==> v15: inputs <==
==> flow/design.v <==
module alu_top (
    input             clk,
    input      [15:0] a,
    input      [15:0] b,
    input      [2:0]  opcode,
    input             mode,
    output reg [15:0] result,
    output reg        za,
    output reg        zb,
    output reg        eq,
    output reg        gt,
    output reg        lt
);
    reg [15:0] a_q, b_q;
    reg [2:0]  opcode_q;
    reg        mode_q;
    wire [15:0] alu_out;
    wire        za_w, zb_w, eq_w, gt_w, lt_w;
    ALU u_alu (.a(a_q), .b(b_q), .opcode(opcode_q), .mode(mode_q),
               .outALU(alu_out), .za(za_w), .zb(zb_w), .eq(eq_w), .gt(gt_w), .lt(lt_w));
    always @(posedge clk) begin
        a_q      <= a;
        b_q      <= b;
        opcode_q <= opcode;
        mode_q   <= mode;
        result   <= alu_out;
        za       <= za_w;
        zb       <= zb_w;
        eq       <= eq_w;
        gt       <= gt_w;
        lt       <= lt_w;
    end
endmodule

module arith(a,b,opcode,outau);
input [15:0] a;
input [15:0] b;
input [2:0] opcode;
output [15:0] outau;
reg [15:0] outau;
always@(*)
begin
	case(opcode)
	3'b000: outau = a+b;
	3'b001: outau = a * b;
	3'b010: if (a > b) begin
		outau = a - b;
		end
		else begin
		outau = b - a;
		end
	3'b011: if (a > b) begin
		outau = (b == 16'h0000) ? 16'h0000 : a / b;
		end
		else begin
		outau = (a == 16'h0000) ? 16'h0000 : b / a;
		end
	default outau = 16'h0000;
	endcase
end
endmodule
module logic_unit(a,b,opcode,outlu,za,zb,eq,gt,lt);
input [15:0] a;
input [15:0] b;
input [2:0] opcode;
output [15:0] outlu;
output za, zb,eq,gt,lt;
reg [15:0] outlu;
reg za,zb,eq,gt,lt;
always@(*)
begin
	case(opcode)
	3'b000: outlu = (a & b);
	3'b001: outlu = (a | b);
	3'b010: outlu = (~(a | b));
	3'b011: outlu = (~(a & b));
	3'b100: outlu = (~ a);
	3'b101: outlu = (~ b);
	3'b110: outlu = (a ^ b);
	3'b111: outlu = (~(a ^ b));
	endcase
end
always@(*)
begin
	if( a == b) begin
	eq = 1;
	end
	else begin
	eq = 0;
	end
	if ( a > b) begin
	gt = 1;
	end
	else begin
	gt = 0;
	end
	if ( a < b) begin
	lt = 1;
	end
	else begin
	lt = 0;
	end
	if( a == 16'h0000) begin
	za = 1;
	end
	else begin
	za = 0;
	end
	if (b == 16'h0000) begin
	zb = 1;
	end
	else begin
	zb = 0;
	end
end
endmodule
module ALU( a, b, opcode, mode, outALU, za, zb, eq, gt, lt);
input [15:0] a;
input [15:0] b;
input [2:0] opcode;
input mode;
output [15:0] outALU;
output za, zb, eq, gt, lt;
reg [15:0] outALU;
reg za, zb, eq, gt, lt;
wire [15:0] outau;
wire [15:0] outlu;
wire tza, tzb, teq, tgt, tlt;
arith a1 (.a(a), .b(b), .opcode(opcode), .outau(outau));
logic_unit l1 (.a(a), .b(b), .opcode(opcode), .outlu(outlu), .za(tza), .zb(tzb), .eq(teq), .gt(tgt), .lt(tlt));
always@(*)
begin
	if(mode == 0) begin
	outALU = outau;
	end
	else if (mode == 1) begin
	outALU = outlu;
	end
	else begin
	outALU = 16'h0000;
	end
	za = tza;
	zb = tzb;
	eq = teq;
	gt = tgt;
	lt = tlt;
end
endmodule
==> flow/run.sh <==
#!/bin/bash
# the make line also repeats each setting of config.mk as NAME=value (left out here)
make -C /OpenROAD-flow-scripts/flow DESIGN_CONFIG=/design/flow/config.mk WORK_HOME=/design/flow/orfs CLKGATE_MAP_FILE= finish
==> flow/config.mk <==
export PLATFORM = sky130hd
export DESIGN_NAME = alu_top
export DESIGN_NICKNAME = alu_top
export VERILOG_FILES = /design/flow/design.v
export SDC_FILE = /design/flow/constraint.sdc
export NUM_CORES = 4
export LEC_CHECK = 0
export ABC_AREA = 1
export CAP_MARGIN = 15
export CELL_PAD_IN_SITES_DETAIL_PLACEMENT = 2
export CELL_PAD_IN_SITES_GLOBAL_PLACEMENT = 3
export CORE_MARGIN = 2
export CORE_UTILIZATION = 40
export CTS_CLUSTER_SIZE = 66
export GPL_ROUTABILITY_DRIVEN = 0
export GPL_TIMING_DRIVEN = 0
export HOLD_SLACK_MARGIN = -0.02
export SETUP_SLACK_MARGIN = 5.0
export SLEW_MARGIN = 25
export TNS_END_PERCENT = 95
==> flow/constraint.sdc <==
create_clock -name core_clock -period 45.0 [get_ports {clk}]
set_input_delay 9.0000 -clock core_clock [delete_from_list [all_inputs] [get_ports {clk}]]
set_output_delay 9.0000 -clock core_clock [all_outputs]
set_load 0.01 [all_outputs]
==> inputs of v31, as changes to v15 <==
==> flow/config.mk (replaced) <==
export PLATFORM = sky130hd
export DESIGN_NAME = alu_top
export DESIGN_NICKNAME = alu_top
export VERILOG_FILES = /design/flow/design.v
export SDC_FILE = /design/flow/constraint.sdc
export NUM_CORES = 4
export LEC_CHECK = 0
export CAP_MARGIN = 20
export CORE_MARGIN = 2
export CORE_UTILIZATION = 40
export SLEW_MARGIN = 20
==> results <==
v31 finished clean. v15 finished with timing, DRC and antenna clean. Between v15 and v31, the lower via count is in v15 (gap about 0.7%, measured against v31). Between v31 and v15, the lower clock skew is in v15 (gap 3.0 ps). Setup slack: v15 is lower than v31 (760 ps). Of v31 and v15, v31 has the higher maximum frequency (gap 2.1%, measured against v15).


==> inputs of garnet <==
Starts from the design.v that is shown in full above.
clock: 27.6 ns
lec_check: 0
cap_margin: 20
core_margin: 2
core_utilization: 65
slew_margin: 20
tns_end_percent: 5
run.sh (not shown) runs the stock make flow with config.mk's settings and CLKGATE_MAP_FILE=.
==> sierra: changes against garnet <==
--- a/flow/config.mk
+++ b/flow/config.mk
@@ -8,5 +8,6 @@
 export CAP_MARGIN = 20
+export CELL_PAD_IN_SITES_GLOBAL_PLACEMENT = 1
+export CORE_ASPECT_RATIO = 0.84
 export CORE_MARGIN = 2
-export CORE_UTILIZATION = 65
+export CORE_UTILIZATION = 40
 export SLEW_MARGIN = 20
-export TNS_END_PERCENT = 5
==> flow/constraint.sdc (replaced) <==
create_clock -name core_clock -period 45.0 [get_ports {clk}]
set_input_delay 9.0000 -clock core_clock [delete_from_list [all_inputs] [get_ports {clk}]]
set_output_delay 9.0000 -clock core_clock [all_outputs]
set_load 0.01 [all_outputs]
==> zinc: changes against garnet <==
--- a/flow/config.mk
+++ b/flow/config.mk
@@ -7,6 +7,7 @@
 export LEC_CHECK = 0
+export ABC_AREA = 1
 export CAP_MARGIN = 20
 export CORE_MARGIN = 2
-export CORE_UTILIZATION = 65
+export CORE_UTILIZATION = 72
+export PLACE_DENSITY_LB_ADDON = 0.08
 export SLEW_MARGIN = 20
-export TNS_END_PERCENT = 5
==> flow/constraint.sdc (replaced) <==
create_clock -name core_clock -period 5.97 [get_ports {clk}]
set_input_delay 1.1940 -clock core_clock [delete_from_list [all_inputs] [get_ports {clk}]]
set_output_delay 1.1940 -clock core_clock [all_outputs]
set_load 0.01 [all_outputs]
==> results <==
| item | garnet | zinc | sierra |
|---|---|---|---|
| Outcome | complete, but fails checks | aborted with a tool error | finished clean |
| Stage where the flow stopped | - | 4_1_cts | - |
| Reasons for failing layout checks | setup timing | - | - |
| Met2 capacity usage during global routing | 68.70% | - | 46.71% |
| Sum of met3 wire segment lengths after detailed routing | 12.27 mm | - | 5.928 mm |
| Critical path's most frequent cell | a21o_1 | - | ha_1 |
| Drt total wl | 74.05 mm | - | 68.96 mm |
| Clock input transition at the sequential cells of the worst setup and hold paths | 0.07 ns | - | 0.06 ns |
| Area of the mapped netlist | 16220 sq um | 15630 sq um | 16220 sq um |
| Final worst hold slack | 0.8012 ns | - | 0.8054 ns |
| Clock tree buffer depth | 2 | - | 2 |
| Number of max-slew violations in the final report | 0 | - | 0 |
| Non-clock buffer count | 343 | - | 103 |
| Number of vias after detailed routing | 20003 | - | 16404 |
| Average vias per placed instance | 7.269 | - | 6.062 |
| Inserted Diodes | 0 | - | 2 |
| Number of clock sinks | 57 | - | 57 |
| Placed cell count | 2626 | 3074 | 2688 |
| Fraction of area in non-clock buffers | 13.53% | - | 5.187% |
| Setup repair after global routing missed its margin | true | - | false |
| Post-route cell area | 20880 sq um | - | 17660 sq um |
| Total internal power | 0.0007222 W | - | 0.0003598 W |
| Number of cells traversed by the worst hold path | 2 | - | 3 |
| Startpoint of the lowest-slack hold path | mode_q | - | mode_q |
| End point of the worst hold path | result[1] | - | result[7] |
| Worst Path Arrival | 29.57 ns | - | 37.34 ns |
| Per-instance average area after synthesis | 7.484 sq um | 6.809 sq um | 7.484 sq um |
| Source of the critical timing path | b_q[8] | - | a_q[4] |
| Clock Network Area Fraction | 1.540% | - | 1.679% |
Power is estimated from default activity; no workload was simulated.
